**design/flow/config.mk**
```make
export PLATFORM = sky130hd
export DESIGN_NAME = UART_Top_Module
export DESIGN_NICKNAME = UART_Top_Module
export VERILOG_FILES = /design/flow/design.v
export SDC_FILE = /design/flow/constraint.sdc
export NUM_CORES = 4
export LEC_CHECK = 0
export ABC_AREA = 1
export CAP_MARGIN = 20
export CELL_PAD_IN_SITES_DETAIL_PLACEMENT = 0
export CELL_PAD_IN_SITES_GLOBAL_PLACEMENT = 0
export CORE_MARGIN = 2
export CORE_UTILIZATION = 72
export CTS_CLUSTER_DIAMETER = 91
export CTS_CLUSTER_SIZE = 15
export GPL_TIMING_DRIVEN = 1
export PLACE_DENSITY = 0.8
export SLEW_MARGIN = 20
```
**design/flow/constraint.sdc**
```tcl
create_clock -name core_clock -period 1.98 [get_ports {clk}]
set_input_delay 0.3960 -clock core_clock [delete_from_list [all_inputs] [get_ports {clk}]]
set_output_delay 0.3960 -clock core_clock [all_outputs]
set_load 0.01 [all_outputs]
```
**design/flow/design.v**
```verilog
`timescale 1ns / 1ps
module fifo
(
 input we,  
 input re,
 input clk,
 input rst,
 input [7:0] data_in,
 output full,
 output reg [7:0] data_o,
 output  empty
);
integer i;
reg [4:0] pr,pw;
reg [7:0] mem [31:0];
assign empty = (pw == pr);
assign full  = ((pw + 5'd1) == pr);
 always@(posedge clk )
begin
 if(!rst)
  begin
   pr<=5'd1;
   pw<=5'd1;
   for(i=0;i<=31;i=i+1)
    begin
      mem[i]<=8'b0;
    end
  end
else
begin
  if(re&&!empty)
   begin
     data_o<=mem[pr];
     pr<=pr+5'd1;
   end
  if(we&&!full )
   begin
     mem[pw]<=data_in;
     pw<=pw+5'd1;
   end
end
end
endmodule
`timescale 1ns / 1ps
module UART_User_interface(
input [7:0]data_in,
input [2:0]addr,
input wr_en,
input rd_en,
input rst,
input clk,
input fifo_full,
output reg [7:0]AXI_data_out,
output reg [7:0]data_fifo,
output reg fifo_wr_en,
output     [7:0]reg_array0,
output     [7:0]reg_array1,
output     [7:0]reg_array3,
output     [7:0]reg_array4
    );
 reg [7:0] mem [0:7];
assign reg_array0=mem[0];    
assign reg_array1=mem[1];    
assign reg_array3=mem[3];    
assign reg_array4=mem[4];    
always @ (posedge clk) begin
 if (!rst) begin
   mem[0] <= 8'b0;
   mem[1] <= 8'b0;
   mem[2] <= 8'b0;
   mem[3] <= 8'b0;
   mem[4] <= 8'b0;
   mem[5] <= 8'b0;
   mem[6] <= 8'b0;
   mem[7] <= 8'b0;
   AXI_data_out <= 8'b0;
   data_fifo <= 8'b0;
   fifo_wr_en <= 1'b0;
    end
 else begin
   if (wr_en) 
      begin
       mem[addr] <= data_in;
       AXI_data_out <= 0;
         if (addr== 3'b000&& !fifo_full && reg_array3[7] == 0)
         begin                              
            fifo_wr_en <= 1'b1;             
            data_fifo <= data_in;
            mem[5] <= 8'b11111101;
         end 
         else 
         begin
            mem[5]<= 8'b11111111;
            fifo_wr_en <= 1'b0;
            data_fifo <= 8'b0;
         end  
   end	  
   else if (rd_en) begin
	       AXI_data_out <= mem[addr];
	       fifo_wr_en <= 1'b0;
   end
   else begin
	      AXI_data_out <= 0;
	      fifo_wr_en <= 1'b0;
	      mem[5]<= 8'b11111111;
   end	 
 end
end
endmodule
`timescale 1ns / 1ps
module c_div
(
input control,               
input clk_cpu,               
input rst,
input [7:0] tx,              
input [7:0] rate,            
output reg baud_clock,       
output reg baud_tick         
);
reg [15:0] value_rate;
reg  [22:0] int_counter;
reg generate_clk;
always @( posedge clk_cpu)
begin
	if (!rst)
		begin
         value_rate <=16'b0;
		 int_counter <= 0;
	     baud_clock <=1;
         generate_clk <= 0;
         baud_tick <= 0;
		end
    else if (control) begin
         value_rate <= {rate,tx};
         generate_clk <= 1;
         baud_tick <= 0;
    end
    else if (generate_clk) begin
	      if (int_counter == ((value_rate/2)))   
		     begin
		      int_counter <= 0;
		      baud_clock <= ~baud_clock;
		      baud_tick <= ~baud_clock;
		      end
	      else begin
		      int_counter <= int_counter + 1;
		      baud_tick <= 0;
	      end
          end
    else begin
             value_rate <= 16'b0;
		     int_counter <= 0;
	         baud_clock <=1;
	         baud_tick <= 0;
         end
end
endmodule
`timescale 1ns / 1ps
module Process(
    input LCR0,                            
    input LCR1,
    input LCR2,                            
    input LCR3,                            
    input LCR4,                           
    input LCR5,
    input [7:0] data_in,  
    input fifo_empty,                      
    input clk,
    input reset,
    input tx_ready,                       
    output reg  fifo_read,                
    output reg [8:0] data_out,  
    output reg  [3:0] data_length,
    output reg [1:0] num_stop_bit,     
    output reg data_out_active         
    );
 reg  [3:0] data_in_length ;
 reg [7:0] data;
 reg [2:0] state;
 reg [2:0] next_state;
 reg parity;
 parameter  IDLE = 1'b0;
 parameter  data_processing = 1'b1;
always @(posedge clk)
begin
  if (reset==0)  state<= IDLE;
  else           state<= next_state;
end
always @*
 begin
   data_out_active =  0;
   data_out =0;
   num_stop_bit =0;
   data_length =0;
   fifo_read = 0;
   data = 0;
   data_in_length = 0;
   parity = 0;
   next_state = IDLE;
   case (state)
   IDLE:
     begin
    if ( fifo_empty == 0 && tx_ready)   
       begin                            
      fifo_read = 1;                     
     next_state = data_processing ;
       end
 end
data_processing:
    begin
    data_out_active=1;
 case({LCR0,LCR1})               
      2'b00:   begin data_in_length =5; data = {3'b000, data_in[4:0]}; end
      2'b01:   begin data_in_length =6; data = {2'b00,  data_in[5:0]}; end
      2'b10:   begin data_in_length =7; data = {1'b0,   data_in[6:0]}; end
      default: begin data_in_length =8; data = data_in;               end
 endcase
 parity = (^data) ^ LCR5;
     if (LCR3==1)
 begin
      data_length = data_in_length + 4'd1 ;
      data_out = {1'b0,data} | ({8'b0,parity} << data_in_length) ;
     end
 else
      begin
      data_length =  data_in_length;
      data_out = {1'b0,data};
      end
 case (LCR2)                             
 1'b0:    num_stop_bit=2'b01;    
 default: begin
        case({LCR0,LCR1})
        2'b00:   num_stop_bit=2'b10 ;     
        default: num_stop_bit= 2'b11 ;    
        endcase
     end
endcase
    if(!tx_ready)
       next_state=  IDLE;
    else
       next_state=  data_processing ;
    end
 default: begin
    next_state = IDLE;
 end
endcase
 end
endmodule
`timescale 1ns / 1ps
module transmitter(
    input [8:0] data_in,           
    input [1:0] num_stop_bit,
    input reset,
    input [3:0] data_length,            
    input MCR1,                   
    input clk,                   
    input baud_tick,             
    input data_valid ,            
    input n_CTS ,
    output reg  serial_data_out,
    output reg  n_RTS,                       
    output reg  tx_done,          
    output tx_ready              
    );
  reg  [9:0] data;
  reg [13:0] clk_counter;
  reg [3:0] length;
  reg [3:0] bit_counter;  
  reg start_transmit;
  reg tx;
  assign tx_ready = !tx_done;
always @(posedge clk)
 begin
   if (!reset) begin
        data <= 0;
        length <= 0;
        clk_counter <=0;
        bit_counter <= 0;
        n_RTS <= 1;
        tx_done <=0;
        serial_data_out <= 1;
        tx <=1;
       end
   else if (!baud_tick) begin
   end
   else if (data_valid && MCR1 && tx && !n_CTS) begin
         data <= {data_in[8:0],1'b0};      
         length <= data_length;
         bit_counter <= 0;
         tx_done <= 0;
         n_RTS <= 1;    
         tx <=0;
   end 
  else if ( MCR1 && !tx)begin
    n_RTS <= 0;   
    if (bit_counter <= length) begin
       if (clk_counter == 15) begin              
          clk_counter <=  0;                     
          bit_counter <= bit_counter + 1;
          serial_data_out <= data[0];
          data <= {1'b0,data[9:1]};
          end
       else  begin
          serial_data_out <= data[0];
          clk_counter <= clk_counter +1;
        end      
     end
    else begin
     n_RTS <= 0;
        case (num_stop_bit)
      2'b01: begin
           if (clk_counter == 15)begin             
             clk_counter <=  0;
             tx_done <= 1;
             tx<=1;       
             serial_data_out <= 1;
              end
           else  begin
             serial_data_out <=1;
             clk_counter <= clk_counter +1;            
           end
       end
      2'b10:begin                         
           if (clk_counter == 23)begin            
             clk_counter <=  0;
             tx_done <= 1;
             tx<=1;     
             serial_data_out <=1;
              end
           else  begin
             clk_counter <= clk_counter +1;
              serial_data_out <=1;              
              end         
       end
    2'b11:begin
           if (clk_counter == 31)begin             
             clk_counter <=  0;
             tx_done <= 1;
             tx<=1;      
             serial_data_out <=1;
              end
           else  begin
             clk_counter <= clk_counter +1;
             serial_data_out <=1;             
              end         
      end
    default begin
           if (clk_counter == 15)begin             
             clk_counter <=  0;
             tx_done <= 1;
             tx<=1;         
             serial_data_out <=1;
              end
           else  begin
             clk_counter <= clk_counter +1; 
             serial_data_out <=1;            
              end       
     end
     endcase
    end    
 end
 else begin
       data <= 0;
       length <= 0;
       clk_counter <=0;
       bit_counter <= 0;
       n_RTS <= 1;
       tx_done <=0;
       serial_data_out <= 1;
       tx <= 1;
 end 
end
endmodule
`timescale 1ns / 1ps
module UART_Top_Module(
input clk,                      
input rst,                      
input [7:0] data_in,            
input wr_en,rd_en,              
input [2:0] address,            
output  [7:0]data_o,            
output  serial_data_out,        
output  n_RTS,                  
output  tx_done,                
input   n_CTS                 
);
wire b1;
wire [7:0]b2;
wire b3;
wire [7:0]ar0;
wire [7:0]ar1;
wire [7:0]ar3;
wire [7:0]ar4;
wire e1, e2;
wire [8:0]e3;
wire [1:0]e4;
wire [3:0]e5;
wire e6;
wire c1, c3;
wire [7:0]c2;
wire  d1, d2;
assign tx_done = e6;
 UART_User_interface UI1 ( .clk(clk), .rst(rst),
  .wr_en(wr_en), .rd_en(rd_en), .data_in(data_in)
  , .addr(address), .fifo_full(b1),
  .data_fifo(b2), .fifo_wr_en(b3), .AXI_data_out(data_o),
  .reg_array0(ar0), .reg_array1(ar1), .reg_array3(ar3)
  , .reg_array4(ar4)
  );
  fifo F1( .clk(clk), .rst(rst),
  .we(b3), .data_in(b2), .re(c1),
  .full(b1), .data_o(c2), .empty(c3));
  c_div CD1( .rst(rst),
  .clk_cpu(clk), .tx(ar0), .rate(ar1), .control(ar3[7]),
  .baud_clock(d1), .baud_tick(d2));
  Process pr(
  .clk(clk), 
  .reset(rst),
  .data_in(c2), 
  .fifo_empty(c3), 
  .tx_ready(e1),
  .LCR0(ar3[0]), 
  .LCR1(ar3[1]),
  .LCR2(ar3[2]),
  .LCR3(ar3[3]),
  .LCR4(ar3[4]),
  .LCR5(ar3[5]),
  .fifo_read(c1), 
  .data_out_active(e2),
  .data_out(e3), 
  .num_stop_bit(e4),
  .data_length(e5));
  transmitter TX(  .reset(rst),
  .data_valid(e2), .data_in(e3), .num_stop_bit(e4), .data_length(e5), .MCR1(ar4[1]), .clk(clk), .baud_tick(d2),
  .serial_data_out(serial_data_out), .n_RTS(n_RTS), .tx_done(e6),.tx_ready(e1),.n_CTS(n_CTS));
 endmodule
```
**design/flow/run.sh**
```bash
#!/bin/bash
# the make line also repeats each setting of config.mk as NAME=value (left out here)
make -C /OpenROAD-flow-scripts/flow DESIGN_CONFIG=/design/flow/config.mk WORK_HOME=/design/flow/orfs CLKGATE_MAP_FILE= finish
```
==> results.cfg, run 1 <==
; implementation run metrics
[run_status]
outcome = failed layout checks
failed_layout_checks = setup timing

[critical_path]
ff2ff_path_depth = 11
critPathLaunchType = flop
critical_path.startpoint = F1.pw[3]
critical_path.reg2reg.endpoint = F1.mem[4][2]
timing.rr.start = F1.pw[3]
timing.setup.critical_path_class = flop to flop
critical_path.cell_chain = nand3_1 -> o21ai_2 -> xor2_1 -> nand3_2 -> nand2_4 -> nor2_8 -> buf_12 -> buf_16 -> nand3_4 -> buf_12 -> nor2_1
worst-path-max-fanout = 8
destination_of_the_critical_timing_path = F1.mem[4][2]
critical-path-top-cell-by-count = buf_12
crit_required_ps = 2240
cp_data_arrival_time_ps = 2690
critPathCaptureType = flop
critical_path_buf_inv_count = 3
critical-path-top-delay-family = simple AND/OR/NAND/NOR gates
crit_path_top_delay_cell = dfxtp_1
regToRegSetupSlack_ps = -450
critical_path_cell_count = 11
critPathMaxStageDelay_ps = 440

[sta]
worst_slew_pin_slew_ps = 952
final.setup.worst_slack_ps = -451
final_cycle_utilization_of_the_critical_path_pct = 123
clock_period_minus_final_worst_setup_slack_ps = 2430
fin_skew_ps = 37.4
final-max-slew-violation-count = 0
hold_ws_ps = 304
rsz0062_at_grt = yes
fmax_ghz = 0.411
final-setup-viol-count = 554
timing.final.hold_violations = 0
timing.slew.headroom_pct = 36.6

[synth]
numSynthFlops = 434
synth.yosys.seq_area_share_pct = 59.5
synth_xor_xnor_area_share_pct = 1.70
synthDominantCellAreaShare_pct = 49.0
synth_stat.cells = 2110
post-synth-top-count-cell = nor2_1
yosysTopAreaCell = edfxtp_1
synth.cell_area_sq_um = 20100
yosysWarnings = 5
synth-edff-count = 328
predominant_post_synthesis_flop_cell = edfxtp_1
synth_cell_types = 41
synth-adder-area-share_pct = 0.996
syn_avg_cell_area_sq_um = 9.53
synth_simple_gate_area_share_pct = 22.5
synth_chip_area_sq_um = 20100
synth.cells.most_frequent = nor2_1, edfxtp_1, nand2_1
synth_async_sr_flop_share_pct = 0
synth.cellmix.compoundShare_pct = 10.6
synth.logic.top_family = simple AND/OR/NAND/NOR gates
synthCells = 2110
yosys-mux-area-fraction_pct = 0
synth_nets = 2142
area_leaders = edfxtp_1, nor2_1, dfxtp_1

[pwr]
swShare_pct = 34.0
leakage_uw = 0.00852
comb_power_share_pct = 26.6
power_sequential_uw = 10400
irDropWorstVdd_mv = 0.867
clk_power_uw = 6800
pwr_density_cell_nw_per_um2 = 952
clockPowerShare_pct = 29.0
p_total_uw = 23500
net-switching-power_uw = 7990
pwr-share-seq_pct = 44.5
largestPowerGroup = sequential cells
internal-power_uw = 15500
combinationalPower_uw = 6240

[floorplan]
die_area_sq_um = 29300
ioPinCount = 27
initCoreUtil_pct = 72.8
num_rows = 61
die-width_um = 171
core-area_sq_um = 27600
die_h_um = 171

[clock_network]
clock_buffers_created_by_tritoncts = 34
clk_latency_late_pin_ps = 550
tritoncts = yes
cts-root-to-sink-buffers = 3
cts.clk_slew.worst_paths_ps = 80
cts-htree-levels = 2
cts_hold_buf = 0
sinks_on_clock_net = 434
ctsRootBufferMaster = clkbuf_16

[placement]
place.gp.congestion = 0.980
dp_worst_setup_slack_ps = -275
place.detailed.instances = 2552
dpl-instance-area_sq_um = 22200
dp.final_hpwl_um = 34800
port-buffer-count = 26

[worst_hold_path]
min-delay-path-class = input port to flop
hold_end = F1.pw[3]
min_path_cells = 3
hp-start = rst

[global_route]
grt_pass1_wl_um = 88300
antenna_found_initial = 0
vias_in_the_first_global_route = 16100
globalRoute.totalOverflow = 0
grt_use_total_pct = 39.7
maximum_number_of_pins_on_one_net_before_global_route_repair = 59

[flow_run]
drv_cap = 0
tool_warnings = 35

[detailed_routing]
wl_per_cell_um = 24.3
drc_violation_count_after_routing = 0
wl_um = 64100
route.vias.total = 17600
diodes = 0
drt-pass1-iter-count = 8
drt.antenna.violating_nets = 0
vias_per_cell = 6.66
detailedRoute.firstIterationViolations = 2955

[layout]
fin_nets = 2271
fin_area_sq_um = 24700
post_layout_nonfiller_instances = 2641
area_grow_syn2layout_pct = 22.6
n_fill_cell = 1215
-- per-layer routing --
layer | global-route usage [%] | share of wire (%)
met1 | 48.7 | 32
met4 | 21.4 | 7.5
met3 | 6.32 | 13
met2 | 67.9 | 48
met5 | 0 | 0
-- layout make-up --
class / count / area (sq um) / share of cell area, %
Clock buffer: 60 / 1010 / 4.10
Sequential cell: 434 / 12000 / 48.6
Inverter: 118 / 443 / 1.80
Timing Repair Buffer: 208 / 2250 / 9.11
Multi-Input combinational cell: 1443 / 8500 / 34.5
Tap cell: 378 / 473 / 1.92
-- per-stage QoR --
step	setup TNS, ps	util, %
6_report	-173900	89.3
5_1_grt	-196070	89.3
4_1_cts	-58240	87.1
3_5_place_dp	-80820	80.4
3_3_place_gp	-66220	80.4
2_1_floorplan	-59120	-
-- what timing repair did --
action | 4_1_cts | 5_1_grt
cloned | 1 | 1
endpoints found under the hold margin | 0 | 0
setup endpoints to repair | 530 | 563
setup buffers | 19 | 11
pin swaps | 14 | 17
gates resized | 178 | 143
==> run 2, diff against run 1 <==
- ABC_AREA: 1 -> default
- CAP_MARGIN: 20 -> 5
- CELL_PAD_IN_SITES_DETAIL_PLACEMENT: 0 -> default
- CELL_PAD_IN_SITES_GLOBAL_PLACEMENT: 0 -> default
- CTS_CLUSTER_DIAMETER: 91 -> 42
- CTS_CLUSTER_SIZE: 15 -> default
- GPL_TIMING_DRIVEN: 1 -> default
- HOLD_SLACK_MARGIN: default -> -0.08
- PLACE_DENSITY: 0.8 -> 0.64
- SETUP_SLACK_MARGIN: default -> 1.07
- clock period: 1.98 -> 3.93 ns (I/O delays scaled with it)
==> results.cfg, run 2 <==
; implementation run metrics
[global_route]
vias_in_the_first_global_route = 12100
globalRoute.totalOverflow = 0
grt_pass1_wl_um = 68900
grt_use_total_pct = 31.3
antenna_found_initial = 0
maximum_number_of_pins_on_one_net_before_global_route_repair = 69

[sta]
fmax_ghz = 0.359
hold_ws_ps = 455
timing.slew.headroom_pct = 34.8
worst_slew_pin_slew_ps = 978
final_cycle_utilization_of_the_critical_path_pct = 71.0
final-max-slew-violation-count = 0
fin_setup_tns_ps = 0
clock_period_minus_final_worst_setup_slack_ps = 2790
fin_skew_ps = 20.4
rsz0062_at_grt = yes
timing.final.hold_violations = 0
final-setup-viol-count = 0

[floorplan]
ioPinCount = 27
die-width_um = 171
num_rows = 61
die_area_sq_um = 29300
die_h_um = 171
initCoreUtil_pct = 72.7
core-area_sq_um = 27600

[synth]
synth_xor_xnor_area_share_pct = 3.44
synth.cells.most_frequent = edfxtp_1, and2_1, dfxtp_1
post-synth-top-count-cell = edfxtp_1
syn_avg_cell_area_sq_um = 13.5
synth_cell_types = 63
yosysTopAreaCell = edfxtp_1
synth.yosys.seq_area_share_pct = 59.6
synth_stat.cells = 1483
synth_async_sr_flop_share_pct = 0
synth_simple_gate_area_share_pct = 16.4
synth-adder-area-share_pct = 0.996
synthDominantCellAreaShare_pct = 49.0
synth.cell_area_sq_um = 20100
synth-edff-count = 328
synth.cellmix.compoundShare_pct = 5.27
synth_chip_area_sq_um = 20100
predominant_post_synthesis_flop_cell = edfxtp_1
area_leaders = edfxtp_1, mux4_2, dfxtp_1
synthCells = 1483
synth.logic.top_family = simple AND/OR/NAND/NOR gates
synth_nets = 1515
numSynthFlops = 434
yosys-mux-area-fraction_pct = 11.9
yosysWarnings = 5

[clock_network]
cts-root-to-sink-buffers = 3
cts.clk_slew.worst_paths_ps = 70
cts-htree-levels = 2
clk_latency_late_pin_ps = 560
ctsRootBufferMaster = clkbuf_16
sinks_on_clock_net = 434
tritoncts = yes
cts_hold_buf = 0
clock_buffers_created_by_tritoncts = 48

[detailed_routing]
drc_violation_count_after_routing = 0
diodes = 0
drt.antenna.violating_nets = 0
detailedRoute.firstIterationViolations = 1225
drt-pass1-iter-count = 8
route.vias.total = 12300
wl_um = 44200
wl_per_cell_um = 22.8
vias_per_cell = 6.33

[critical_path]
regToRegSetupSlack_ps = 1140
critPathLaunchType = flop
critical_path.reg2reg.endpoint = F1.mem[9][5]
ff2ff_path_depth = 6
critical_path_cell_count = 6
critical_path.cell_chain = ha_2 -> nand3_1 -> xnor2_4 -> o311ai_4 -> buf_4 -> o21ai_1
destination_of_the_critical_timing_path = F1.mem[9][5]
critical_path_buf_inv_count = 1
critical_path.startpoint = F1.pw[1]
timing.setup.critical_path_class = flop to flop
crit_path_top_delay_cell = o21ai_1
crit_required_ps = 4120
worst-path-max-fanout = 15
timing.rr.start = F1.pw[1]
cp_data_arrival_time_ps = 2970
critical-path-top-delay-family = AND-OR/OR-AND gates
critPathCaptureType = flop
critPathMaxStageDelay_ps = 570

[pwr]
power_sequential_uw = 5240
clk_power_uw = 4530
leakage_uw = 0.00795
largestPowerGroup = sequential cells
p_total_uw = 11500
combinationalPower_uw = 1770
swShare_pct = 24.9
net-switching-power_uw = 2880
internal-power_uw = 8670
comb_power_share_pct = 15.3
pwr_density_cell_nw_per_um2 = 513
irDropWorstVdd_mv = 0.465
clockPowerShare_pct = 39.3
pwr-share-seq_pct = 45.4

[placement]
dp.final_hpwl_um = 27800
port-buffer-count = 26
place.gp.congestion = 0.838

[worst_hold_path]
hold_end = TX.n_RTS
min_path_cells = 1
hp-start = TX.n_RTS
min-delay-path-class = flop to flop

[flow_run]
drv_cap = 0
tool_warnings = 35

[layout]
fin_nets = 1550
comb_area_sq_um = 7700
flop_area_sq_um = 12000
finish.utilization_pct = 81.5
area_grow_syn2layout_pct = 12.1
n_fill_cell = 1519

[run_status]
outcome = timing/DRC/antenna clean
## run 2: layout make-up
class	instances	share of cell area [%]
sequential	434	53.2
multi-input combinational	939	34.2
clock buffer	62	6.03
timing repair buffer	77	3.00
tap	378	2.10
clock inverter	28	1.19
inverter	18	0.300
## run 2: through the flow
stage / worst slack, ps / cells / instance area (sq um)
2_1_floorplan: 1110 / 1483 / 20100
3_3_place_gp: 687 / 1837 / 20700
3_5_place_dp: 510 / 1837 / 20700
4_1_cts: 1130 / 1936 / 22500
5_1_grt: 1030 / 1936 / 22500
6_report: 1140 / 1936 / 22500
## run 2: routing by layer
metal	up-vias	global-route usage, %	routed length [um]
li1	5545	-	-
met4	0	11.8	1690
met5	-	0	0
met3	109	4.58	3240
met2	547	50.7	21400
met1	6059	43.8	17800
## run 2: what timing repair did
item                                    CTS  global route
endpoints found under the setup margin  399           153
buffers inserted                          9             0
gates cloned                              0             0
pin swaps                                 3             1
gates resized                            29            11
==> run 3, diff against run 2 <==
- CAP_MARGIN: 5 -> 20
- CORE_ASPECT_RATIO: default -> 0.62
- CORE_UTILIZATION: 72 -> 38
- CTS_CLUSTER_DIAMETER: 42 -> default
- HOLD_SLACK_MARGIN: -0.08 -> 0.16
- PLACE_DENSITY: 0.64 -> default
- SETUP_SLACK_MARGIN: 1.07 -> default
- clock period: 3.93 -> 5.0 ns (I/O delays scaled with it)
==> results.cfg, run 3 <==
; implementation run metrics
[placement]
dp.final_hpwl_um = 34100
place.gp.congestion = 0.863
place.detailed.instances = 2169
port-buffer-count = 26
dpl-instance-area_sq_um = 21100

[critical_path]
critical_path_cell_count = 6
critPathMaxStageDelay_ps = 1030
critical_path.reg2reg.endpoint = F1.mem[30][3]
worst-path-max-fanout = 16
timing.setup.critical_path_class = flop to flop
critical_path.startpoint = F1.pw[0]
regToRegSetupSlack_ps = 1460
critical-path-top-delay-family = AND-OR/OR-AND gates
critPathCaptureType = flop
ff2ff_path_depth = 6
crit_path_top_delay_cell = o311ai_4
timing.rr.start = F1.pw[0]
critical_path.cell_chain = inv_1 -> ha_1 -> xnor2_1 -> nand3_1 -> o311ai_4 -> o21ai_0
crit_required_ps = 5130
critical_path_buf_inv_count = 1
destination_of_the_critical_timing_path = F1.mem[30][3]
cp_data_arrival_time_ps = 3680
critPathLaunchType = flop

[sta]
timing.final.hold_violations = 0
fmax_ghz = 0.282
fin_setup_tns_ps = 0
final-setup-viol-count = 0
rsz0062_at_grt = no
clock_period_minus_final_worst_setup_slack_ps = 3540
timing.slew.headroom_pct = 27.2
worst_slew_pin_slew_ps = 1090
hold_ws_ps = 475
final_cycle_utilization_of_the_critical_path_pct = 70.9
fin_skew_ps = 21.9
final-max-slew-violation-count = 0

[pwr]
pwr-share-seq_pct = 47.0
pwr_density_cell_nw_per_um2 = 396
swShare_pct = 25.4
clockPowerShare_pct = 37.8
power_sequential_uw = 4200
leakage_uw = 0.00778
combinationalPower_uw = 1360
comb_power_share_pct = 15.2
clk_power_uw = 3380
irDropWorstVdd_mv = 0.271
largestPowerGroup = sequential cells
internal-power_uw = 6660
net-switching-power_uw = 2270

[synth]
synth_simple_gate_area_share_pct = 16.4
yosysWarnings = 5
synth_nets = 1515
synth_chip_area_sq_um = 20100
synth.cell_area_sq_um = 20100
predominant_post_synthesis_flop_cell = edfxtp_1
numSynthFlops = 434
yosys-mux-area-fraction_pct = 11.9
synthDominantCellAreaShare_pct = 49.0
synth.cellmix.compoundShare_pct = 5.27
post-synth-top-count-cell = edfxtp_1
area_leaders = edfxtp_1, mux4_2, dfxtp_1
synth.logic.top_family = simple AND/OR/NAND/NOR gates
yosysTopAreaCell = edfxtp_1
synth-edff-count = 328
synth_cell_types = 63
synth.yosys.seq_area_share_pct = 59.6
synth-adder-area-share_pct = 0.996
synth.cells.most_frequent = edfxtp_1, and2_1, dfxtp_1
synth_async_sr_flop_share_pct = 0
synthCells = 1483
synth_xor_xnor_area_share_pct = 3.44
syn_avg_cell_area_sq_um = 13.5
synth_stat.cells = 1483

[clock_network]
cts.clk_slew.worst_paths_ps = 70
ctsRootBufferMaster = clkbuf_16
cts-root-to-sink-buffers = 3
clk_latency_late_pin_ps = 550
post_cts.resized_instances = 0
clock_buffers_created_by_tritoncts = 42
cts_hold_buf = 0
tritoncts = yes
sinks_on_clock_net = 434
cts-htree-levels = 2
post-cts-setup-buffer-count = 0

[flow_run]
drv_cap = 0
tool_warnings = 32

[floorplan]
initCoreUtil_pct = 38.4
ioPinCount = 27
die-width_um = 296
die_area_sq_um = 54800
num_rows = 66
die_h_um = 185
core-area_sq_um = 52400

[detailed_routing]
drt-pass1-iter-count = 6
route.vias.total = 12200
wl_um = 50800
drt.antenna.violating_nets = 0
detailedRoute.firstIterationViolations = 1643
wl_per_cell_um = 22.6
vias_per_cell = 5.42
drc_violation_count_after_routing = 0

[global_route]
maximum_number_of_pins_on_one_net_before_global_route_repair = 69
grt_pass1_wl_um = 76100
grt_use_total_pct = 18.8
antenna_found_initial = 1
vias_in_the_first_global_route = 11500
globalRoute.totalOverflow = 0

[run_status]
outcome = timing/DRC/antenna clean

[worst_hold_path]
min_path_cells = 2
hold_end = CD1.baud_tick
hp-start = CD1.generate_clk
min-delay-path-class = flop to flop

[layout]
n_fill_cell = 4756
post_layout_nonfiller_instances = 2249
fin_nets = 1532
fin_area_sq_um = 22600
area_grow_syn2layout_pct = 12.4
run 3: per-stage QoR:
| stage | total power, uW | setup WS, ps | utilization [%] |
|---|---|---|---|
| 6_report | 8940 | 1460 | 43.1 |
| 5_1_grt | 9230 | 1250 | 43.1 |
| 4_1_cts | 8960 | 1430 | 43.1 |
| 3_5_place_dp | 5620 | 1420 | 40.3 |
| 3_3_place_gp | 5600 | 1570 | 40.3 |
| 2_1_floorplan | 5200 | 1960 | - |
run 3: layout make-up:
cell class | instances | area, sq um | share of cell area, %
flip-flops and latches | 434 | 12000 | 53.1
multi-input cells | 939 | 7620 | 33.8
clock buffers | 61 | 1290 | 5.72
well taps | 714 | 893 | 3.96
repair buffers | 65 | 546 | 2.42
clock inverters | 17 | 170 | 0.754
inverters | 18 | 67.6 | 0.299
diodes | 1 | 2.50 | 0.0111
run 3: per-layer routing:
layer  GRT usage, %  share of wire, %  vias to the layer above
met2           24.5                40                      498
met3           5.26                10                       59
met1           30.5                49                     6138
met5              0                 0                        -
li1               -                 -                     5504
met4           3.01               1.4                        0
==> run 4, diff against run 3 <==
- CELL_PAD_IN_SITES_DETAIL_PLACEMENT: default -> 1
- CELL_PAD_IN_SITES_GLOBAL_PLACEMENT: default -> 1
- CORE_ASPECT_RATIO: 0.62 -> 0.61
- CORE_UTILIZATION: 38 -> 39
- CTS_CLUSTER_SIZE: default -> 59
- GPL_TIMING_DRIVEN: default -> 0
- HOLD_SLACK_MARGIN: 0.16 -> default
- MAX_ROUTING_LAYER: default -> met5
- clock period: 5.0 -> 3.03 ns (I/O delays scaled with it)
==> results.cfg, run 4 <==
; implementation run metrics
[synth]
yosys-mux-area-fraction_pct = 11.9
synth-adder-area-share_pct = 0.996
area_leaders = edfxtp_1, mux4_2, dfxtp_1
synth.yosys.seq_area_share_pct = 59.6
synth.cellmix.compoundShare_pct = 5.27
synth_chip_area_sq_um = 20100
synthCells = 1483
numSynthFlops = 434
synth_async_sr_flop_share_pct = 0
synth.cells.most_frequent = edfxtp_1, and2_1, dfxtp_1
synth-edff-count = 328
synth_stat.cells = 1483
synth_nets = 1515
predominant_post_synthesis_flop_cell = edfxtp_1
synth_cell_types = 63
synth.logic.top_family = simple AND/OR/NAND/NOR gates
syn_avg_cell_area_sq_um = 13.5
synth.cell_area_sq_um = 20100
synth_simple_gate_area_share_pct = 16.4
synthDominantCellAreaShare_pct = 49.0
synth_xor_xnor_area_share_pct = 3.44
yosysWarnings = 5
post-synth-top-count-cell = edfxtp_1
yosysTopAreaCell = edfxtp_1

[critical_path]
critical_path_buf_inv_count = 2
timing.setup.critical_path_class = input port to flop
critPathLaunchType = input port
critical-path-top-delay-family = simple AND/OR/NAND/NOR gates
critical_path.reg2reg.endpoint = F1.data_o[4]
timing.rr.start = F1.pr[1]
critPathCaptureType = flop
regToRegSetupSlack_ps = 60
cp_data_arrival_time_ps = 3270
crit_required_ps = 3220
worst-path-max-fanout = 10
critical_path.cell_chain = clkdlybuf4s50_1 -> clkbuf_1 -> nand2_1 -> nor3_1 -> nand2b_1
critical_path_cell_count = 5
destination_of_the_critical_timing_path = UI1.mem[2][1]
critPathMaxStageDelay_ps = 830
crit_path_top_delay_cell = nor3_1
ff2ff_path_depth = 6
critical_path.startpoint = address[1]

[pwr]
largestPowerGroup = sequential cells
net-switching-power_uw = 4130
irDropWorstVdd_mv = 0.453
pwr_density_cell_nw_per_um2 = 665
power_sequential_uw = 6800
combinationalPower_uw = 2730
comb_power_share_pct = 17.9
clk_power_uw = 5720
leakage_uw = 0.00791
clockPowerShare_pct = 37.5
swShare_pct = 27.1
internal-power_uw = 11100
pwr-share-seq_pct = 44.6

[clock_network]
sinks_on_clock_net = 434
cts-root-to-sink-buffers = 3
ctsRootBufferMaster = clkbuf_16
cts_hold_buf = 0
tritoncts = yes
cts-htree-levels = 2
clock_buffers_created_by_tritoncts = 45
cts.clk_slew.worst_paths_ps = 70
clk_latency_late_pin_ps = 580

[sta]
final-max-slew-violation-count = 0
fin_setup_tns_ps = -377
timing.slew.headroom_pct = 30.1
clock_period_minus_final_worst_setup_slack_ps = 3080
timing.final.hold_violations = 0
final-setup-viol-count = 8
final_cycle_utilization_of_the_critical_path_pct = 102
fmax_ghz = 0.325
rsz0062_at_grt = yes
worst_slew_pin_slew_ps = 1040
fin_skew_ps = 25.0
final.setup.worst_slack_ps = -50.9

[placement]
place.gp.congestion = 0.804
dp.final_hpwl_um = 43800
port-buffer-count = 23
dp_worst_setup_slack_ps = -691

[run_status]
outcome = failed layout checks
failed_layout_checks = setup timing

[global_route]
globalRoute.totalOverflow = 0
grt_pass1_wl_um = 87700
maximum_number_of_pins_on_one_net_before_global_route_repair = 17
antenna_found_initial = 4
grt_use_total_pct = 22.6
vias_in_the_first_global_route = 12800

[worst_hold_path]
hp-start = TX.length[3]
hold_end = TX.length[3]
min-delay-path-class = flop to flop
min_path_cells = 2

[floorplan]
core-area_sq_um = 50500
num_rows = 64
die_area_sq_um = 53400
die-width_um = 295
ioPinCount = 27
die_h_um = 181
initCoreUtil_pct = 39.8

[detailed_routing]
wl_um = 59400
diodes = 0
drt-pass1-iter-count = 5
drc_violation_count_after_routing = 0
route.vias.total = 12700
wl_per_cell_um = 25.9
vias_per_cell = 5.52
drt.antenna.violating_nets = 0
detailedRoute.firstIterationViolations = 1305

[layout]
comb_area_sq_um = 7730
area_grow_syn2layout_pct = 14.1
n_fill_cell = 5110
flop_area_sq_um = 12000
finish.utilization_pct = 45.4
fin_nets = 1598

[flow_run]
tool_warnings = 33
drv_cap = 0
==> run 4: area by class of cell <==
| cell class | count | area share [%] |
|---|---|---|
| Timing Repair Buffer | 36 | 1.53 |
| Tap cell | 693 | 3.78 |
| Clock inverter | 19 | 0.857 |
| Inverter | 18 | 0.295 |
| Clock buffer | 65 | 5.60 |
| Buffer | 92 | 1.99 |
| Sequential cell | 434 | 52.2 |
| Multi-Input combinational cell | 939 | 33.7 |
==> run 4: repair_timing <==
| action | 4_1_cts | 5_1_grt |
|---|---|---|
| pin swaps | 4 | 1 |
| resized | 21 | 32 |
| endpoints found under the setup margin | 481 | 151 |
| setup buffers | 5 | 0 |
==> run 4: per-layer routing <==
layer  share of wire (%)  track usage (%)  vias up  wire length [um]
met5                   0                0        -                 0
met4                 1.3             3.86        0               787
met3                 9.0             6.38       70              5350
met2                  37             27.7      369             22000
met1                  53             38.2     6580             31200
li1                    -                -     5648                 -
==> run 4: per-stage QoR <==
stage	instances	cell area (sq um)	hold slack [ps]	total power, uW
5_1_grt	2296	22900	508	15700
6_report	2296	22900	459	15200
4_1_cts	2296	22800	460	15300
3_3_place_gp	2199	21200	446	9560
2_1_floorplan	1483	20100	432	8590
3_5_place_dp	2207	21200	450	9600
==> run 5, diff against run 4 <==
- CELL_PAD_IN_SITES_DETAIL_PLACEMENT: 1 -> default
- CELL_PAD_IN_SITES_GLOBAL_PLACEMENT: 1 -> default
- CORE_ASPECT_RATIO: 0.61 -> 0.62
- CORE_MARGIN: 2 -> 3
- CORE_UTILIZATION: 39 -> 38
- CTS_CLUSTER_SIZE: 59 -> default
- GPL_TIMING_DRIVEN: 0 -> default
- HOLD_SLACK_MARGIN: default -> 0.16
- MAX_ROUTING_LAYER: met5 -> met4
- clock period: 3.03 -> 2.54 ns (I/O delays scaled with it)
==> results.cfg, run 5 <==
; implementation run metrics
[layout]
flop_area_sq_um = 12000
fin_area_sq_um = 23100
fin_nets = 1589
area_grow_syn2layout_pct = 15.2
n_fill_cell = 4629
comb_area_sq_um = 7700

[sta]
worst_slew_pin_slew_ps = 931
final-setup-viol-count = 0
fin_skew_ps = 24.8
final_cycle_utilization_of_the_critical_path_pct = 98.2
timing.slew.headroom_pct = 38.0
final.setup.worst_slack_ps = 45.7
clock_period_minus_final_worst_setup_slack_ps = 2490
timing.final.hold_violations = 0
fmax_ghz = 0.401
final-max-slew-violation-count = 0

[detailed_routing]
diodes = 0
route.vias.total = 12600
detailedRoute.firstIterationViolations = 1475
drt-pass1-iter-count = 6
wl_um = 53100
wl_per_cell_um = 23.1
drt.antenna.violating_nets = 0
vias_per_cell = 5.49
drc_violation_count_after_routing = 0

[pwr]
leakage_uw = 0.00811
internal-power_uw = 13000
swShare_pct = 26.0
clk_power_uw = 6340
power_sequential_uw = 8190
clockPowerShare_pct = 36.0
irDropWorstVdd_mv = 0.447
pwr_density_cell_nw_per_um2 = 761
largestPowerGroup = sequential cells
comb_power_share_pct = 17.5
pwr-share-seq_pct = 46.5
net-switching-power_uw = 4580
combinationalPower_uw = 3080

[floorplan]
die_area_sq_um = 55700
initCoreUtil_pct = 39.0
ioPinCount = 27
num_rows = 65
core-area_sq_um = 51600
die_h_um = 187
die-width_um = 298

[critical_path]
critical-path-top-cell-by-count = buf_4
timing.rr.start = F1.pw[0]
critPathMaxStageDelay_ps = 360
destination_of_the_critical_timing_path = F1.mem[2][2]
timing.setup.critical_path_class = flop to flop
critical_path.startpoint = F1.pw[0]
critPathCaptureType = flop
worst-path-max-fanout = 8
crit_required_ps = 2840
critical-path-top-delay-family = buffers and inverters
critical_path.cell_chain = inv_1 -> ha_4 -> xnor2_2 -> nand3_2 -> buf_4 -> buf_4 -> o311ai_4 -> buf_4 -> clkbuf_16 -> o21ai_0 -> buf_4
critPathLaunchType = flop
regToRegSetupSlack_ps = 50
critical_path_buf_inv_count = 6
cp_data_arrival_time_ps = 2800
critical_path.reg2reg.endpoint = F1.mem[2][2]
critical_path_cell_count = 11
crit_path_top_delay_cell = dfxtp_2
ff2ff_path_depth = 11

[synth]
syn_avg_cell_area_sq_um = 13.5
synth_simple_gate_area_share_pct = 16.4
yosys-mux-area-fraction_pct = 11.9
synth-adder-area-share_pct = 0.996
synth.cellmix.compoundShare_pct = 5.27
synth_cell_types = 63
area_leaders = edfxtp_1, mux4_2, dfxtp_1
predominant_post_synthesis_flop_cell = edfxtp_1
synth_chip_area_sq_um = 20100
post-synth-top-count-cell = edfxtp_1
yosysWarnings = 5
synth.logic.top_family = simple AND/OR/NAND/NOR gates
yosysTopAreaCell = edfxtp_1
synth_nets = 1515
synth_stat.cells = 1483
synth_async_sr_flop_share_pct = 0
numSynthFlops = 434
synth.yosys.seq_area_share_pct = 59.6
synthCells = 1483
synth.cell_area_sq_um = 20100
synth-edff-count = 328
synthDominantCellAreaShare_pct = 49.0
synth_xor_xnor_area_share_pct = 3.44
synth.cells.most_frequent = edfxtp_1, and2_1, dfxtp_1

[clock_network]
clk_latency_late_pin_ps = 560
cts.clk_slew.worst_paths_ps = 70
cts-root-to-sink-buffers = 3
cts-htree-levels = 2
clock_buffers_created_by_tritoncts = 41
tritoncts = yes
ctsRootBufferMaster = clkbuf_16
cts_hold_buf = 0
sinks_on_clock_net = 434

[placement]
port-buffer-count = 26
place.gp.congestion = 0.846
dpl-instance-area_sq_um = 21600
dp.final_hpwl_um = 35600
dp_worst_setup_slack_ps = -102

[global_route]
grt_pass1_wl_um = 78700
maximum_number_of_pins_on_one_net_before_global_route_repair = 68
antenna_found_initial = 0
vias_in_the_first_global_route = 11900
globalRoute.totalOverflow = 0
grt_use_total_pct = 19.1

[flow_run]
drv_cap = 0
tool_warnings = 33

[worst_hold_path]
hp-start = rst
min-delay-path-class = input port to flop
hold_end = F1.pr[0]
min_path_cells = 3

[run_status]
outcome = timing/DRC/antenna clean
-- run 5: routing by layer --
metal | vias to the layer above | GRT usage [%] | part of all wire [%]
li1 | 5628 | - | -
met4 | 0 | 2.59 | 1.1
met1 | 6365 | 31.7 | 51
met5 | - | - | 0
met3 | 52 | 5.41 | 11
met2 | 548 | 22.8 | 37
-- run 5: what timing repair did --
| item | in CTS | in global routing |
|---|---|---|
| pin swaps | 1 | 1 |
| setup buffers | 0 | 8 |
| cloned | 0 | 2 |
| resized | 9 | 16 |
| endpoints found under the setup margin | 71 | 196 |
-- run 5: final cells by class --
type / count / area share [%]
clock inverters: 16 / 0.952
clock buffers: 60 / 4.92
well taps: 703 / 3.80
repair buffers: 123 / 4.92
inverters: 18 / 0.292
flip-flops and latches: 434 / 51.8
multi-input cells: 939 / 33.3
-- run 5: per-stage QoR --
step	util, %	instances	total power (uW)	TNS, ps	hold slack, ps
floorplan	-	1483	10200	-29510	432
global placement	41.8	2207	11200	-1230	441
detailed placement	41.8	2207	11200	-1340	455
CTS	44.5	2283	17500	0	419
global route	44.9	2293	18200	-1890	444
finish	44.9	2293	17600	0	423
==> run 6, diff against run 5 <==
- ABC_AREA: default -> 0
- CORE_ASPECT_RATIO: 0.62 -> default
- CORE_MARGIN: 3 -> 2
- CORE_UTILIZATION: 38 -> 72
- CTS_CLUSTER_DIAMETER: default -> 363
- HOLD_SLACK_MARGIN: 0.16 -> 0.29
- MAX_ROUTING_LAYER: met4 -> default
- SETUP_SLACK_MARGIN: default -> -0.13
- clock period: 2.54 -> 2.02 ns (I/O delays scaled with it)
==> results.cfg, run 6 <==
; implementation run metrics
[run_status]
outcome = failed layout checks
failed_layout_checks = setup timing

[clock_network]
tritoncts = yes
cts-root-to-sink-buffers = 3
clk_latency_late_pin_ps = 540
cts-htree-levels = 2
ctsRootBufferMaster = clkbuf_16
clock_buffers_created_by_tritoncts = 43
cts.clk_slew.worst_paths_ps = 70
sinks_on_clock_net = 434

[critical_path]
cp_data_arrival_time_ps = 2620
crit_required_ps = 2310
critical-path-top-cell-by-count = mux4_2
destination_of_the_critical_timing_path = F1.data_o[7]
critPathMaxStageDelay_ps = 550
critical_path_cell_count = 5
critical_path.cell_chain = buf_12 -> buf_16 -> mux4_2 -> mux4_2 -> mux2_4
critical-path-top-delay-family = multiplexers
crit_path_top_delay_cell = mux4_2
timing.setup.critical_path_class = flop to flop
critical_path.reg2reg.endpoint = F1.data_o[7]
timing.rr.start = F1.pr[0]
critical_path.startpoint = F1.pr[0]
worst-path-max-fanout = 8
ff2ff_path_depth = 5
critPathCaptureType = flop
critical_path_buf_inv_count = 2
critPathLaunchType = flop
regToRegSetupSlack_ps = -300

[global_route]
vias_in_the_first_global_route = 13200
global_route.usage.met1_pct = 47.2
antenna_found_initial = 1
maximum_number_of_pins_on_one_net_before_global_route_repair = 35
grt_util_met2_pct = 61.4
grt_pass1_wl_um = 78300
globalRoute.totalOverflow = 0
groute.layer.met3.usage_pct = 6.52
global_route.peak_usage_layer = met2
grt_use_total_pct = 36.5

[synth]
synth_chip_area_sq_um = 20100
yosysTopAreaCell = edfxtp_1
synth_async_sr_flop_share_pct = 0
synth.yosys.seq_area_share_pct = 59.6
yosysWarnings = 5
area_leaders = edfxtp_1, mux4_2, dfxtp_1
numSynthFlops = 434
synth.cell_area_sq_um = 20100
synth_cell_types = 63
syn_avg_cell_area_sq_um = 13.5
synth_nets = 1515
synth.logic.top_family = simple AND/OR/NAND/NOR gates
synthDominantCellAreaShare_pct = 49.0
yosys-mux-area-fraction_pct = 11.9
synth.cells.most_frequent = edfxtp_1, and2_1, dfxtp_1
synth.cellmix.compoundShare_pct = 5.27
synthCells = 1483
predominant_post_synthesis_flop_cell = edfxtp_1
synth_simple_gate_area_share_pct = 16.4
synth-edff-count = 328
synth_xor_xnor_area_share_pct = 3.44
synth_stat.cells = 1483
post-synth-top-count-cell = edfxtp_1
synth-adder-area-share_pct = 0.996

[sta]
clock_period_minus_final_worst_setup_slack_ps = 2320
timing.slew.headroom_pct = 55.9
fin_setup_tns_ps = -106060
fin_skew_ps = 17.0
hold_ws_ps = 322
timing.final.hold_violations = 0
final.setup.worst_slack_ps = -301
fmax_ghz = 0.431
final_cycle_utilization_of_the_critical_path_pct = 115
worst_slew_pin_slew_ps = 660
rsz0062_at_grt = yes
final-setup-viol-count = 578
final-max-slew-violation-count = 0

[detailed_routing]
route.vias.total = 13300
drt.antenna.violating_nets = 0
vias_per_cell = 6.50
diodes = 0
drc_violation_count_after_routing = 0
wl_um = 52600
wl_per_cell_um = 25.7
detailedRoute.firstIterationViolations = 1656
drt-pass1-iter-count = 6

[pwr]
pwr-share-seq_pct = 45.1
p_total_uw = 22800
combinationalPower_uw = 4290
comb_power_share_pct = 18.9
internal-power_uw = 17100
clk_power_uw = 8200
net-switching-power_uw = 5640
largestPowerGroup = sequential cells
clockPowerShare_pct = 36.0
pwr_density_cell_nw_per_um2 = 944
power_sequential_uw = 10300
swShare_pct = 24.8
irDropWorstVdd_mv = 0.926
leakage_uw = 0.00871

[floorplan]
ioPinCount = 27
die-width_um = 171
core-area_sq_um = 27600
die_h_um = 171
initCoreUtil_pct = 72.7
num_rows = 61
die_area_sq_um = 29300

[worst_hold_path]
hp-start = rst
min_path_cells = 3
min-delay-path-class = input port to flop
hold_end = F1.pw[0]

[placement]
port-buffer-count = 26
dp.final_hpwl_um = 31900
place.gp.congestion = 0.874

[layout]
area_grow_syn2layout_pct = 20.0
fin_nets = 1672

[flow_run]
tool_warnings = 37
drv_cap = 0
## run 6: through the flow
step / setup slack (ps) / cells / instance area [sq um] / util, %
floorplan: -199 / 1483 / 20500 / -
global placement: -232 / 1933 / 22000 / 79.5
detailed placement: -288 / 1933 / 22000 / 79.5
CTS: -264 / 2036 / 23900 / 86.5
global route: -305 / 2049 / 24100 / 87.3
finish: -301 / 2049 / 24100 / 87.3
## run 6: final cells by class
cell class | instances | area (sq um)
Sequential cell | 434 | 12000
Multi-Input combinational cell | 939 | 8200
Fill cell | 1231 | 3510
Timing Repair Buffer | 204 | 1970
Clock buffer | 57 | 1220
Tap cell | 378 | 473
Clock inverter | 19 | 195
Inverter | 18 | 67.6
## run 6: layer usage
layer,share of wire (%),up-vias
met5,0.025,-
met4,4.4,2
met3,9.1,172
met2,50,805
met1,37,6555
li1,-,5777
## run 6: what timing repair did
action / in CTS / in global routing
setup buffers: 23 / 12
cloned: 5 / 1
resized: 48 / 25
pin swaps: 8 / 10
setup endpoints to repair: 338 / 513
hold buffers: 0 / 0
==> run 7, diff against run 6 <==
- CELL_PAD_IN_SITES_DETAIL_PLACEMENT: default -> 0
- CELL_PAD_IN_SITES_GLOBAL_PLACEMENT: default -> 1
- CORE_UTILIZATION: 72 -> 56
- CTS_CLUSTER_DIAMETER: 363 -> 151
- GPL_ROUTABILITY_DRIVEN: default -> 1
- HOLD_SLACK_MARGIN: 0.29 -> default
- PLACE_DENSITY: default -> 0.47
- SETUP_SLACK_MARGIN: -0.13 -> 0.42
- clock period: 2.02 -> 2.64 ns (I/O delays scaled with it)
==> results.cfg, run 7 <==
; implementation run metrics
[run_status]
outcome = timing/DRC/antenna clean

[clock_network]
sinks_on_clock_net = 434
ctsRootBufferMaster = clkbuf_16
cts-htree-levels = 2
clock_buffers_created_by_tritoncts = 46
tritoncts = yes
cts-root-to-sink-buffers = 3
clk_latency_late_pin_ps = 580
cts.clk_slew.worst_paths_ps = 60

[global_route]
globalRoute.totalOverflow = 0
maximum_number_of_pins_on_one_net_before_global_route_repair = 53
antenna_found_initial = 0
grt_pass1_wl_um = 73600
vias_in_the_first_global_route = 12200
grt_use_total_pct = 25.8

[worst_hold_path]
min_path_cells = 2
hold_end = F1.pw[0]
min-delay-path-class = input port to flop
hp-start = rst

[sta]
timing.final.hold_violations = 0
final-max-slew-violation-count = 0
worst_slew_pin_slew_ps = 900
rsz0062_at_grt = yes
fin_skew_ps = 13.8
fmax_ghz = 0.423
final.setup.worst_slack_ps = 277
clock_period_minus_final_worst_setup_slack_ps = 2360
hold_ws_ps = 288
final-setup-viol-count = 0
timing.slew.headroom_pct = 39.8
fin_setup_tns_ps = 0
final_cycle_utilization_of_the_critical_path_pct = 89.5

[synth]
synthCells = 1483
yosysWarnings = 5
synth_nets = 1515
synth_cell_types = 63
synth.logic.top_family = simple AND/OR/NAND/NOR gates
syn_avg_cell_area_sq_um = 13.5
synth.cellmix.compoundShare_pct = 5.27
synth_simple_gate_area_share_pct = 16.4
yosysTopAreaCell = edfxtp_1
synth_xor_xnor_area_share_pct = 3.44
numSynthFlops = 434
synth.cell_area_sq_um = 20100
area_leaders = edfxtp_1, mux4_2, dfxtp_1
predominant_post_synthesis_flop_cell = edfxtp_1
synth_chip_area_sq_um = 20100
synth_async_sr_flop_share_pct = 0
synth-adder-area-share_pct = 0.996
synth.yosys.seq_area_share_pct = 59.6
synthDominantCellAreaShare_pct = 49.0
synth_stat.cells = 1483
synth.cells.most_frequent = edfxtp_1, and2_1, dfxtp_1
yosys-mux-area-fraction_pct = 11.9
synth-edff-count = 328
post-synth-top-count-cell = edfxtp_1

[pwr]
pwr_density_cell_nw_per_um2 = 712
internal-power_uw = 13100
power_sequential_uw = 7810
swShare_pct = 24.9
pwr-share-seq_pct = 44.9
combinationalPower_uw = 3190
net-switching-power_uw = 4330
clk_power_uw = 6380
leakage_uw = 0.00865
largestPowerGroup = sequential cells
irDropWorstVdd_mv = 0.673
comb_power_share_pct = 18.4
clockPowerShare_pct = 36.7

[detailed_routing]
vias_per_cell = 5.83
wl_um = 47700
wl_per_cell_um = 23.0
diodes = 0
detailedRoute.firstIterationViolations = 974
route.vias.total = 12100
drt.antenna.violating_nets = 0
drt-pass1-iter-count = 5
drc_violation_count_after_routing = 0

[placement]
port-buffer-count = 26
place.gp.congestion = 0.796
dp.final_hpwl_um = 30100
dp_worst_setup_slack_ps = 102
dpl-instance-area_sq_um = 21200

[layout]
fin_nets = 1604
comb_area_sq_um = 8700
area_grow_syn2layout_pct = 21.6
fin_area_sq_um = 24400
finish.utilization_pct = 68.9
flop_area_sq_um = 12000
n_fill_cell = 2493

[critical_path]
critical_path_cell_count = 5
ff2ff_path_depth = 5
critical-path-top-delay-family = multiplexers
timing.rr.start = F1.pr[0]
worst-path-max-fanout = 10
critical_path.cell_chain = buf_12 -> buf_12 -> mux4_2 -> mux4_2 -> mux2_4
critical_path.startpoint = F1.pr[0]
critPathMaxStageDelay_ps = 560
crit_path_top_delay_cell = mux4_2
critPathCaptureType = flop
critical_path.reg2reg.endpoint = F1.data_o[7]
regToRegSetupSlack_ps = 280
critPathLaunchType = flop
crit_required_ps = 2960
cp_data_arrival_time_ps = 2680
destination_of_the_critical_timing_path = F1.data_o[7]
critical_path_buf_inv_count = 2
timing.setup.critical_path_class = flop to flop

[flow_run]
drv_cap = 0
tool_warnings = 37

[floorplan]
die_h_um = 193
core-area_sq_um = 35500
die_area_sq_um = 37400
ioPinCount = 27
initCoreUtil_pct = 56.6
die-width_um = 193
num_rows = 69
-- run 7: final cells by class --
cell class,instances,area share (%)
clock inverters,26,1.02
multi-input cells,939,35.6
clock buffers,59,5.08
inverters,18,0.287
well taps,461,2.36
repair buffers,133,6.54
flip-flops and latches,434,49.1
-- run 7: through the flow --
stage	total power [uW]	cells
floorplan	9930	1483
global placement	10700	1930
detailed placement	10700	1930
CTS	17500	2050
global route	18000	2070
finish	17400	2070
-- run 7: metal layers --
| metal | up-vias | global-route usage (%) | wire (um) |
|---|---|---|---|
| met5 | - | 0 | 0 |
| met4 | 0 | 9.78 | 1500 |
| met3 | 76 | 3.66 | 2310 |
| met2 | 315 | 40.8 | 23000 |
| met1 | 6031 | 36.6 | 20900 |
| li1 | 5654 | - | - |
-- run 7: repair_timing --
action                     4_1_cts  5_1_grt
resized                         70      198
pin swaps                       37      105
hold buffers                     0        0
buffers inserted                29       18
cloned                           6        2
setup endpoints to repair      530      537
==> run 8, diff against run 7 <==
- ABC_AREA: 0 -> 1
- CELL_PAD_IN_SITES_GLOBAL_PLACEMENT: 1 -> 0
- CORE_UTILIZATION: 56 -> 72
- CTS_CLUSTER_DIAMETER: 151 -> 295
- CTS_CLUSTER_SIZE: default -> 15
- GPL_ROUTABILITY_DRIVEN: 1 -> default
- GPL_TIMING_DRIVEN: default -> 1
- PLACE_DENSITY: 0.47 -> default
- PLACE_DENSITY_LB_ADDON: default -> 0.01
- SETUP_SLACK_MARGIN: 0.42 -> 0.34
- clock period: 2.64 -> 2.12 ns (I/O delays scaled with it)
==> results.cfg, run 8 <==
; implementation run metrics
[synth]
yosysWarnings = 5
syn_avg_cell_area_sq_um = 9.53
synth.cellmix.compoundShare_pct = 10.6
yosys-mux-area-fraction_pct = 0
predominant_post_synthesis_flop_cell = edfxtp_1
synth_nets = 2142
synth.cells.most_frequent = nor2_1, edfxtp_1, nand2_1
synth_stat.cells = 2110
synth.yosys.seq_area_share_pct = 59.5
synth_chip_area_sq_um = 20100
synth.cell_area_sq_um = 20100
synth-adder-area-share_pct = 0.996
yosysTopAreaCell = edfxtp_1
area_leaders = edfxtp_1, nor2_1, dfxtp_1
post-synth-top-count-cell = nor2_1
synth_async_sr_flop_share_pct = 0
synth_simple_gate_area_share_pct = 22.5
numSynthFlops = 434
synthCells = 2110
synthDominantCellAreaShare_pct = 49.0
synth.logic.top_family = simple AND/OR/NAND/NOR gates
synth-edff-count = 328
synth_cell_types = 41
synth_xor_xnor_area_share_pct = 1.70

[critical_path]
critical_path.startpoint = F1.pw[0]
critical_path_buf_inv_count = 2
cp_data_arrival_time_ps = 2480
crit_path_top_delay_cell = dfxtp_4
critPathCaptureType = flop
critical-path-top-cell-by-count = nand2_4
regToRegSetupSlack_ps = -130
crit_required_ps = 2350
critical_path.cell_chain = ha_4 -> nand2_4 -> o21ai_2 -> o21ai_2 -> xor2_1 -> nand3_2 -> nand2_4 -> nor2_8 -> buf_6 -> buf_12 -> nand3_4 -> nand2_4
critPathLaunchType = flop
critical-path-top-delay-family = simple AND/OR/NAND/NOR gates
worst-path-max-fanout = 8
critical_path_cell_count = 12
critical_path.reg2reg.endpoint = F1.mem[30][4]
timing.setup.critical_path_class = flop to flop
ff2ff_path_depth = 12
destination_of_the_critical_timing_path = F1.mem[30][4]
critPathMaxStageDelay_ps = 390
timing.rr.start = F1.pw[0]

[clock_network]
clock_buffers_created_by_tritoncts = 34
sinks_on_clock_net = 434
tritoncts = yes
cts_hold_buf = 0
clk_latency_late_pin_ps = 540
cts-root-to-sink-buffers = 3
cts.clk_slew.worst_paths_ps = 70
ctsRootBufferMaster = clkbuf_16
cts-htree-levels = 2

[placement]
place.gp.congestion = 0.956
port-buffer-count = 26
dp_worst_setup_slack_ps = -91.6
dp.final_hpwl_um = 34100
place.detailed.instances = 2521
dpl-instance-area_sq_um = 21900

[floorplan]
die_h_um = 171
core-area_sq_um = 27600
die_area_sq_um = 29300
num_rows = 61
initCoreUtil_pct = 72.8
die-width_um = 171
ioPinCount = 27

[detailed_routing]
drt-pass1-iter-count = 6
drt.antenna.violating_nets = 0
vias_per_cell = 6.39
route.vias.total = 16600
wl_per_cell_um = 22.0
diodes = 0
drc_violation_count_after_routing = 0
detailedRoute.firstIterationViolations = 2703
wl_um = 57400

[sta]
timing.slew.headroom_pct = 35.4
timing.final.hold_violations = 0
fin_skew_ps = 20.6
final-max-slew-violation-count = 0
fmax_ghz = 0.445
final_cycle_utilization_of_the_critical_path_pct = 106
clock_period_minus_final_worst_setup_slack_ps = 2250
final.setup.worst_slack_ps = -126
fin_setup_tns_ps = -35190
rsz0062_at_grt = yes
worst_slew_pin_slew_ps = 966
final-setup-viol-count = 456

[worst_hold_path]
min_path_cells = 3
hold_end = F1.pw[1]
min-delay-path-class = input port to flop
hp-start = rst

[layout]
fin_nets = 2236
fin_area_sq_um = 24000
post_layout_nonfiller_instances = 2606
area_grow_syn2layout_pct = 19.3

[pwr]
largestPowerGroup = sequential cells
net-switching-power_uw = 6700
pwr-share-seq_pct = 46.5
clockPowerShare_pct = 29.6
irDropWorstVdd_mv = 0.911
internal-power_uw = 14200
leakage_uw = 0.00824
pwr_density_cell_nw_per_um2 = 873
power_sequential_uw = 9740
swShare_pct = 32.0
comb_power_share_pct = 23.9
clk_power_uw = 6200
combinationalPower_uw = 5000

[global_route]
grt_util_met2_pct = 61.9
antenna_found_initial = 0
maximum_number_of_pins_on_one_net_before_global_route_repair = 74
grt_use_total_pct = 37.2
globalRoute.totalOverflow = 0
grt_pass1_wl_um = 83000
global_route.usage.met1_pct = 47.0
vias_in_the_first_global_route = 15600
global_route.peak_usage_layer = met2
groute.layer.met3.usage_pct = 6.52

[run_status]
outcome = failed layout checks
failed_layout_checks = setup timing

[flow_run]
tool_warnings = 35
drv_cap = 0
==> run 8: per-layer routing <==
metal | vias up | part of all wire, %
met5 | - | 0
met4 | 0 | 5.8
met3 | 257 | 11
met2 | 1198 | 49
met1 | 7774 | 35
li1 | 7414 | -
==> run 8: repair_timing <==
| item | in CTS | in global routing |
|---|---|---|
| gates cloned | 10 | 1 |
| pin swaps | 8 | 3 |
| resized | 102 | 107 |
| setup endpoints to repair | 582 | 611 |
| endpoints found under the hold margin | 0 | 0 |
| buffers inserted | 10 | 4 |
==> run 8: metrics by stage <==
step                utilization [%]  hold WS, ps  power [uW]
global route                   86.9          272       21500
CTS                            85.3          249       20500
floorplan                         -          414       12700
finish                         86.9          255       20900
global placement               79.3          438       14300
detailed placement             79.3          450       14500
==> run 8: layout make-up <==
cell class                      count  area [sq um]
Sequential cell                   434         12000
Multi-Input combinational cell   1451          8260
Fill cell                        1413          3630
Timing Repair Buffer              165          1820
Clock buffer                       60          1010
Tap cell                          378           473
Inverter                          118           448
==> run 9, diff against run 8 <==
- ABC_AREA: 1 -> 0
- CORE_UTILIZATION: 72 -> 66
- CTS_CLUSTER_SIZE: 15 -> default
- PLACE_DENSITY_LB_ADDON: 0.01 -> 0.29
- SETUP_SLACK_MARGIN: 0.34 -> default
- clock period: 2.12 -> 2.38 ns (I/O delays scaled with it)
==> results.cfg, run 9 <==
; implementation run metrics
[layout]
area_grow_syn2layout_pct = 18.2
fin_area_sq_um = 23800
fin_nets = 1615

[pwr]
comb_power_share_pct = 17.8
p_total_uw = 19700
pwr_density_cell_nw_per_um2 = 830
net-switching-power_uw = 4840
clk_power_uw = 7510
combinationalPower_uw = 3510
swShare_pct = 24.6
pwr-share-seq_pct = 44.1
clockPowerShare_pct = 38.1
leakage_uw = 0.00849
irDropWorstVdd_mv = 0.599
internal-power_uw = 14900
largestPowerGroup = sequential cells
power_sequential_uw = 8700

[synth]
predominant_post_synthesis_flop_cell = edfxtp_1
synth_simple_gate_area_share_pct = 16.4
area_leaders = edfxtp_1, mux4_2, dfxtp_1
synth_stat.cells = 1483
synth.cells.most_frequent = edfxtp_1, and2_1, dfxtp_1
synth.yosys.seq_area_share_pct = 59.6
synth_nets = 1515
yosys-mux-area-fraction_pct = 11.9
synth-edff-count = 328
post-synth-top-count-cell = edfxtp_1
synth_cell_types = 63
syn_avg_cell_area_sq_um = 13.5
synthCells = 1483
synth_async_sr_flop_share_pct = 0
synth-adder-area-share_pct = 0.996
synth.logic.top_family = simple AND/OR/NAND/NOR gates
synth.cellmix.compoundShare_pct = 5.27
synth.cell_area_sq_um = 20100
yosysTopAreaCell = edfxtp_1
synth_xor_xnor_area_share_pct = 3.44
yosysWarnings = 5
numSynthFlops = 434
synth_chip_area_sq_um = 20100
synthDominantCellAreaShare_pct = 49.0

[detailed_routing]
detailedRoute.firstIterationViolations = 1463
drt.antenna.violating_nets = 0
wl_per_cell_um = 24.9
wl_um = 50000
drt-pass1-iter-count = 7
vias_per_cell = 6.40
diodes = 0
drc_violation_count_after_routing = 0
route.vias.total = 12900

[critical_path]
cp_data_arrival_time_ps = 2740
critical_path_buf_inv_count = 3
crit_required_ps = 2680
critical_path.reg2reg.endpoint = F1.mem[24][7]
regToRegSetupSlack_ps = -60
ff2ff_path_depth = 8
timing.setup.critical_path_class = flop to flop
critPathCaptureType = flop
worst-path-max-fanout = 8
critPathLaunchType = flop
timing.rr.start = F1.pw[3]
critical_path.cell_chain = xor2_2 -> xnor2_4 -> buf_4 -> o311ai_4 -> buf_4 -> buf_8 -> nor2_4 -> and2_1
destination_of_the_critical_timing_path = F1.mem[24][7]
critical_path.startpoint = F1.pw[3]
critical-path-top-delay-family = buffers and inverters
crit_path_top_delay_cell = dfxtp_1
critical-path-top-cell-by-count = buf_4
critical_path_cell_count = 8
critPathMaxStageDelay_ps = 500

[floorplan]
die_area_sq_um = 31900
die-width_um = 178
initCoreUtil_pct = 67.4
die_h_um = 178
ioPinCount = 27
num_rows = 63
core-area_sq_um = 29800

[clock_network]
clk_latency_late_pin_ps = 560
cts-htree-levels = 2
cts_hold_buf = 0
tritoncts = yes
ctsRootBufferMaster = clkbuf_16
sinks_on_clock_net = 434
clock_buffers_created_by_tritoncts = 45
cts.clk_slew.worst_paths_ps = 60
cts-root-to-sink-buffers = 3

[global_route]
globalRoute.totalOverflow = 0
maximum_number_of_pins_on_one_net_before_global_route_repair = 64
vias_in_the_first_global_route = 12800
grt_pass1_wl_um = 72200
antenna_found_initial = 1
grt_use_total_pct = 30.3

[sta]
clock_period_minus_final_worst_setup_slack_ps = 2440
final-max-slew-violation-count = 0
final.setup.worst_slack_ps = -55.2
final-setup-viol-count = 59
timing.final.hold_violations = 0
fmax_ghz = 0.411
worst_slew_pin_slew_ps = 753
rsz0062_at_grt = yes
timing.slew.headroom_pct = 49.6
fin_skew_ps = 27.9
final_cycle_utilization_of_the_critical_path_pct = 102
hold_ws_ps = 451

[run_status]
outcome = failed layout checks
failed_layout_checks = setup timing

[placement]
port-buffer-count = 26
dp.final_hpwl_um = 30200
dp_worst_setup_slack_ps = -239
dpl-instance-area_sq_um = 21300
place.gp.congestion = 0.866

[worst_hold_path]
hp-start = TX.n_RTS
min_path_cells = 1
hold_end = TX.n_RTS
min-delay-path-class = flop to flop

[flow_run]
drv_cap = 0
tool_warnings = 35
## run 9: stage by stage
stage               util [%]  instances  setup TNS, ps
global route            79.7       2009          -4570
global placement        71.5       1897         -10400
detailed placement      71.5       1897         -52510
CTS                     78.0       1994          -3270
floorplan                  -       1483          -7810
finish                  79.7       2009          -1160
## run 9: timing repair
action,CTS,global route
gates cloned,4,3
pin swaps,5,25
endpoints found under the setup margin,513,405
resized,53,81
setup buffers,10,13
## run 9: area by class of cell
type / instances / area (sq um)
Timing Repair Buffer: 145 / 1490
Fill cell: 1569 / 6040
Tap cell: 390 / 488
Clock buffer: 59 / 1250
Sequential cell: 434 / 12000
Clock inverter: 24 / 318
Inverter: 18 / 72.6
Multi-Input combinational cell: 939 / 8150
## run 9: metal layers
| metal | vias to the layer above | routed length [um] | global-route usage, % |
|---|---|---|---|
| li1 | 5657 | - | - |
| met1 | 6366 | 18500 | 38.5 |
| met2 | 669 | 25500 | 51.9 |
| met3 | 156 | 3910 | 4.86 |
| met4 | 2 | 2100 | 13.1 |
| met5 | - | 12 | 0 |
Power figures rest on the tool's default switching activity, not on a simulated workload.
